## cordic_sin_cos
module cordic_sin_cos(clk,rst,target_angle,x_res,y_res);
 input clk,rst;   
 input signed [19:0] target_angle;    
 output reg signed [19:0] x_res;  
 output reg signed [19:0] y_res;  
 wire signed [19:0] x_res_comb;  
 wire signed [19:0] y_res_comb;  
 reg signed [19:0] x [9:0];   
 reg signed [19:0] y [9:0];   
 wire signed[19:0] arc_tan [8:0];   
 reg  signed[19:0] z[8:0];   
 reg  d[8:0];  
 wire signed [19:0] target_angle_conv;   
 wire [2:0] quadrant_loc;  
 assign arc_tan[0] = {{6{1'b0}},10'b0000101101,4'b0000};    
 assign arc_tan[1] = {{6{1'b0}},10'b0000011010,4'b1001};    
 assign arc_tan[2] = {{6{1'b0}},10'b0000001110,4'b0000};    
 assign arc_tan[3] = {{6{1'b0}},10'b0000000111,4'b0010};    
 assign arc_tan[4] = {{6{1'b0}},10'b0000000011,4'b1001};    
 assign arc_tan[5] = {{6{1'b0}},10'b0000000001,4'b1100};    
 assign arc_tan[6] = {{6{1'b0}},10'b0000000000,4'b1110};    
 assign arc_tan[7] = {{6{1'b0}},10'b0000000000,4'b0111};    
 assign arc_tan[8] = {{6{1'b0}},10'b0000000000,4'b0011};    
 get_conv_target_angle conv_angle(.target_angle(target_angle),.target_angle_conv(target_angle_conv),.quadrant_loc(quadrant_loc));
 output_mapping out_map(.x(x[9][19:0]),.y(y[9][19:0]),.quadrant_loc(quadrant_loc),.x_res(x_res_comb),.y_res(y_res_comb));
 always@(posedge clk)
  begin
    if (rst == 0)
       begin
         x_res [19:0]     <= 20'b0;
         y_res [19:0]     <= 20'b0;  
       end 
    else 
       begin
         x_res [19:0] <= x_res_comb;
         y_res [19:0] <= y_res_comb;
       end
  end
 always@(*)
   begin
      x[0] = 20'b00001001101101110001;  
      y[0] = 20'b00000000000000000000;  
      z[0] = target_angle_conv;  
      d[0] = (z[0][19] == 0) ? 1 : 0;   
   end
 always@(*)
   begin
     x[1] = (d[0] == 1) ? (x[0] - y[0]) : (x[0]+y[0]);
     y[1] = (d[0] == 1) ? (y[0] + x[0]) : (y[0]-x[0]);
     z[1] = (d[0] == 1) ? (z[0] - arc_tan[0]) : (z[0]+arc_tan[0]);
     d[1] = (z[1][19] == 0) ? 1 : 0;
     x[2] = (d[1] == 1) ? (x[1] - (y[1]>>>1)) : (x[1]+(y[1]>>>1));
     y[2] = (d[1] == 1) ? (y[1] + (x[1]>>>1)) : (y[1]-(x[1]>>>1));
     z[2] = (d[1] == 1) ? (z[1] - arc_tan[1]) : (z[1]+arc_tan[1]);
     d[2] = (z[2][19] == 0) ? 1 : 0;   
  ...
clock: 35.0 ns
lec_check: 0
cap_margin: 25
core_aspect_ratio: 1.75
core_margin: 2
core_utilization: 32
hold_slack_margin: 0.3
setup_slack_margin: -0.85
slew_margin: 10
tns_end_percent: 20
run.sh (not shown) runs the stock make flow with config.mk's settings and CLKGATE_MAP_FILE=.
==> next run, changes <==
==> flow/config.mk (replaced) <==
export PLATFORM = sky130hd
export DESIGN_NAME = cordic_sin_cos
export DESIGN_NICKNAME = cordic_sin_cos
export VERILOG_FILES = /design/flow/design.v
export SDC_FILE = /design/flow/constraint.sdc
export NUM_CORES = 4
export LEC_CHECK = 0
export CAP_MARGIN = 20
export CORE_MARGIN = 2
export CORE_UTILIZATION = 40
export GPL_TIMING_DRIVEN = 0
export SLEW_MARGIN = 20
export TNS_END_PERCENT = 5
After rerunning: The new run produced a clean layout; global-route usage increases by 2.6 points; cell area increases slightly; hold slack gets better by 0.039 ns; synthesized cell count does not change; routed wire length decreases by a little under a tenth; count of clock-buffer cells in the layout increases by 1; worst setup slack gets better by 0.71 ns; die area decreases by about a fifth; critical path depth increases by 23; via count decreases slightly.


Starting RTL as in the previous note.
Settings: LEC_CHECK=0, CAP_MARGIN=20, CELL_PAD_IN_SITES_GLOBAL_PLACEMENT=0, CORE_MARGIN=2, CORE_UTILIZATION=72, GPL_ROUTABILITY_DRIVEN=1, GPL_TIMING_DRIVEN=1, SETUP_SLACK_MARGIN=3.55, SLEW_MARGIN=35, TNS_END_PERCENT=25; clock period 25.7 ns.
The first run ended with an error in detailed placement (3_5_place_dp).
Rerun with:
ABC_AREA = 1   (was not set)
CELL_PAD_IN_SITES_GLOBAL_PLACEMENT = not set   (was 0)
CTS_CLUSTER_DIAMETER = 240   (was not set)
CTS_CLUSTER_SIZE = 97   (was not set)
GPL_ROUTABILITY_DRIVEN = not set   (was 1)
GPL_TIMING_DRIVEN = not set   (was 1)
SETUP_SLACK_MARGIN = not set   (was 3.55)
SLEW_MARGIN = 20   (was 35)
TNS_END_PERCENT = not set   (was 25)
clock period = 41.1 ns   (was 25.7 ns; I/O delays follow)
Outcome: With this change the flow ran to the end with no violations; die size rises by 1.1%; synthesized cell count rose by 15%; area after synthesis increases by 1.1%.
